==> inputs of pepper <==
==> flow/design.v <==
module cordic_magphase #(
    parameter integer INPUT_WIDTH      = 16,
    parameter integer INT_WIDTH        = 32,
    parameter integer ITERATIONS       = 32,
    parameter integer GAIN_FRAC_BITS   = 28,
    parameter integer OUTPUT_FRAC_BITS = 14
) (
    input  wire                          clk,
    input  wire                          rst_n,
    input  wire                          start,
    input  wire signed [INPUT_WIDTH-1:0] x_in,
    input  wire signed [INPUT_WIDTH-1:0] y_in,
    output reg                           busy,
    output reg                           done,
    output reg  signed [INT_WIDTH-1:0]   magnitude,
    output reg  signed [INT_WIDTH-1:0]   phase
);
    localparam IDLE         = 2'd0;
    localparam ITERATE      = 2'd1;
    localparam POST_PROCESS = 2'd2;
    localparam DONE_STATE   = 2'd3;
    reg [1:0] state, state_next;
    reg signed [INT_WIDTH-1:0] x_reg, y_reg, x_next, y_next;
    reg signed [INT_WIDTH-1:0] z_reg, z_next;
    reg [5:0]                  iter_cnt, iter_cnt_next;
    reg signed [1:0] pi_correction, pi_correction_next;  
    localparam [31:0] PI_CONST32    = 32'h3243F6A8;  
    localparam [31:0] TWOPI_CONST32 = 32'h6487ED51;  
    localparam [31:0] K_INV32       = 32'd162600000;
    localparam signed [INT_WIDTH-1:0] PI_CONST    = {{(INT_WIDTH-32){PI_CONST32[31]}}, PI_CONST32};
    localparam signed [INT_WIDTH-1:0] TWOPI_CONST = {{(INT_WIDTH-32){TWOPI_CONST32[31]}}, TWOPI_CONST32};
    localparam signed [INT_WIDTH-1:0] K_INV       = {{(INT_WIDTH-32){K_INV32[31]}}, K_INV32};
    function signed [31:0] atan_lut;
        input [4:0] idx;
        begin
            case (idx)
                4'd0:  atan_lut = 32'sh0C90FDAA;
                4'd1:  atan_lut = 32'sh076B19C1;
                4'd2:  atan_lut = 32'sh03EB6EBF;
                4'd3:  atan_lut = 32'sh01FD5BA9;
                4'd4:  atan_lut = 32'sh00FFAAE0;
                4'd5:  atan_lut = 32'sh007FF55B;
                4'd6:  atan_lut = 32'sh003FFEA8;
                4'd7:  atan_lut = 32'sh001FFFDA;
                4'd8:  atan_lut = 32'sh000FFFEF;
                4'd9:  atan_lut = 32'sh0007FFFF;
                4'd10: atan_lut = 32'sh0003FFFF;
                4'd11: atan_lut = 32'sh0001FFFF;
                4'd12: atan_lut = 32'sh0000FFFF;
                4'd13: atan_lut = 32'sh00007FFF;
                4'd14: atan_lut = 32'sh00003FFF;
                4'd15: atan_lut = 32'sh00001FFF;  
                5'd16: atan_lut = 32'sh00000FFF;  
                5'd17: atan_lut = 32'sh000007FF;  
                5'd18: atan_lut = 32'sh000003FF;  
                5'd19: atan_lut = 32'sh000001FF;  
                5'd20: atan_lut = 32'sh000000FF;  
                5'd21: atan_lut = 32'sh0000007F;  
                5'd22: atan_lut = 32'sh0000003F;  
                5'd23: atan_lut = 32'sh0000001F;  
                5'd24: atan_lut = 32'sh0000000F;  
                5'd25: atan_lut = 32'sh00000007;  
                5'd26: atan_lut = 32'sh00000003;  
                5'd27: atan_lut = 32'sh00000001;  
                default: atan_lut = 32'sh00000000;  
            endcase
        end
    endfunction
    wire signed [47:0] mag_prod = x_reg * K_INV;  
    wire signed [INT_WIDTH-1:0] mag_corr = mag_prod >>> GAIN_FRAC_BITS;
    reg  signed [INT_WIDTH-1:0] phase_tmp;
    always @(posedge clk or negedge rst_n) begin
        if (!rst_n) begin
            state     <= IDLE;
            busy      <= 1'b0;
            done      <= 1'b0;
            x_reg     <= 0;
            y_reg     <= 0;
            z_reg     <= 0;
            iter_cnt  <= 0;
            magnitude <= 0;
            phase     <= 0;
            pi_correction <= 2'sd0;
        end else begin
            state    <= state_next;
            x_reg    <= x_next;
            y_reg    <= y_next;
            z_reg    <= z_next;
            iter_cnt <= iter_cnt_next;
            pi_correction <= pi_correction_next;
            busy     <= (state_next != IDLE) && (state_next != DONE_STATE);
            done     <= (state_next == DONE_STATE);
            if (state_next == DONE_STATE) begin
                magnitude <= ((mag_corr < 0) ? -mag_corr : mag_corr) << OUTPUT_FRAC_BITS;
                case (pi_correction)
                    -2'sd1: phase_tmp = z_next - PI_CONST;
                    2'sd0:  phase_tmp = z_next;
                    default: phase_tmp = z_next + PI_CONST;
                endcase
                if (phase_tmp > PI_CONST)
                    phase_tmp = phase_tmp - TWOPI_CONST;
                else if (phase_tmp < -PI_CONST)
                    phase_tmp = phase_tmp + TWOPI_CONST;
                phase <= phase_tmp;
            end
        end
    end
    always @* begin
        state_next          = state;
        x_next              = x_reg;
        y_next              = y_reg;
        z_next              = z_reg;
        iter_cnt_next       = iter_cnt;
        pi_correction_next  = pi_correction;
        case (state)
            IDLE, DONE_STATE: begin
                if (start) begin
                    x_next = {{(INT_WIDTH-INPUT_WIDTH){x_in[INPUT_WIDTH-1]}}, x_in};
                    y_next = {{(INT_WIDTH-INPUT_WIDTH){y_in[INPUT_WIDTH-1]}}, y_in};
                    if (x_next < 0) begin
                        x_next = -x_next;
                        y_next = -y_next;
                        pi_correction_next = (y_next >= 0) ? 2'sd1 : -2'sd1;
                    end else begin
                        pi_correction_next = 2'sd0;
                    end
                    z_next        = 0;
                    iter_cnt_next = 0;
                    state_next    = ITERATE;
                end else begin
                    state_next    = IDLE;
                end
            end
            ITERATE: begin
                if (iter_cnt < ITERATIONS) begin
                    if (y_reg >= 0) begin
                        x_next = x_reg + (y_reg >>> iter_cnt);
                        y_next = y_reg - (x_reg >>> iter_cnt);
                        z_next = z_reg + atan_lut(iter_cnt[4:0]);
                    end else begin
                        x_next = x_reg - (y_reg >>> iter_cnt);
                        y_next = y_reg + (x_reg >>> iter_cnt);
                        z_next = z_reg - atan_lut(iter_cnt[4:0]);
                    end
                    iter_cnt_next = iter_cnt + 1'b1;
                    if (iter_cnt == ITERATIONS-1)
                        state_next = POST_PROCESS;
                end else begin
                    state_next = POST_PROCESS;
                end
            end
            POST_PROCESS: begin
                state_next = DONE_STATE;
            end
            default: state_next = IDLE;
        endcase
    end
endmodule
==> flow/run.sh <==
#!/bin/bash
# the make line also repeats each setting of config.mk as NAME=value (left out here)
make -C /OpenROAD-flow-scripts/flow DESIGN_CONFIG=/design/flow/config.mk WORK_HOME=/design/flow/orfs CLKGATE_MAP_FILE= finish
==> flow/config.mk <==
export PLATFORM = sky130hd
export DESIGN_NAME = cordic_magphase
export DESIGN_NICKNAME = cordic_magphase
export VERILOG_FILES = /design/flow/design.v
export SDC_FILE = /design/flow/constraint.sdc
export NUM_CORES = 4
export LEC_CHECK = 0
export ABC_AREA = 0
export CAP_MARGIN = 20
export CELL_PAD_IN_SITES_GLOBAL_PLACEMENT = 1
export CORE_MARGIN = 2
export CORE_UTILIZATION = 40
export CTS_CLUSTER_DIAMETER = 100
export CTS_CLUSTER_SIZE = 16
export PLACE_DENSITY_LB_ADDON = 0.06
export SLEW_MARGIN = 20
==> flow/constraint.sdc <==
create_clock -name core_clock -period 20.0 [get_ports {clk}]
set_input_delay 4.0000 -clock core_clock [delete_from_list [all_inputs] [get_ports {clk}]]
set_output_delay 4.0000 -clock core_clock [all_outputs]
set_load 0.01 [all_outputs]
==> zinc: changes against pepper <==
- ABC_AREA: 0 -> not set
- CELL_PAD_IN_SITES_GLOBAL_PLACEMENT: 1 -> not set
- CORE_UTILIZATION: 40 -> 71
- CTS_CLUSTER_DIAMETER: 100 -> not set
- CTS_CLUSTER_SIZE: 16 -> not set
- MAX_ROUTING_LAYER: not set -> met4
- PLACE_DENSITY_LB_ADDON: 0.06 -> 0.01
- SLEW_MARGIN: 20 -> 30
==> flow/constraint.sdc (replaced) <==
create_clock -name core_clock -period 7.05 [get_ports {clk}]
set_input_delay 1.4100 -clock core_clock [delete_from_list [all_inputs] [get_ports {clk}]]
set_output_delay 1.4100 -clock core_clock [all_outputs]
set_load 0.01 [all_outputs]
==> raven: changes against pepper <==
- ABC_AREA: 0 -> 1
- CELL_PAD_IN_SITES_GLOBAL_PLACEMENT: 1 -> not set
- CORE_UTILIZATION: 40 -> 68
- CTS_CLUSTER_DIAMETER: 100 -> 352
- CTS_CLUSTER_SIZE: 16 -> 100
- PLACE_DENSITY: not set -> 0.4
- PLACE_DENSITY_LB_ADDON: 0.06 -> not set
- TNS_END_PERCENT: not set -> 10
==> flow/constraint.sdc (replaced) <==
create_clock -name core_clock -period 11.3 [get_ports {clk}]
set_input_delay 2.2600 -clock core_clock [delete_from_list [all_inputs] [get_ports {clk}]]
set_output_delay 2.2600 -clock core_clock [all_outputs]
set_load 0.01 [all_outputs]
==> comparison table <==
metric                                                                        raven                     pepper                                                                   zinc
Outcome                                                              finished clean             finished clean                                                        failed layout checks
Violated checks                                                                   -                          -  max-capacitance violations, max-slew violations, negative setup slack
Diodes inserted                                                                   0                          0                                                                      6
Critical Path Start Type                                                   register                 input port                                                               register
Clock-pin transition on the worst setup and hold timing paths               0.07 ns                    0.08 ns                                                                0.08 ns
Hold Crit Endpoint                                             phase[6]$_DFFE_PN0P_  magnitude[14]$_DFFE_PN0P_                                                  phase[31]$_DFFE_PN0P_
Filler cells                                                                   4159                       7483                                                                   2016
Final instance count without filler cells                                      5741                       4598                                                                   4588
Via total after detailed routing                                              34000                      26800                                                                  33300
Post-route cell area                                                     0.0343 mm2                 0.0322 mm2                                                             0.0370 mm2
Reg2Reg Depth                                                                    41                         37                                                                     31
Number of cells upsized or downsized after cts                                    0                          0                                                                     96
Clkbuf count                                                                     20                         18                                                                     17
Launch instance of the worst min-delay path                    phase[6]$_DFFE_PN0P_  magnitude[14]$_DFFE_PN0P_                                                  phase[31]$_DFFE_PN0P_
Number of non-clock inverters                                                   814                        359                                                                    359
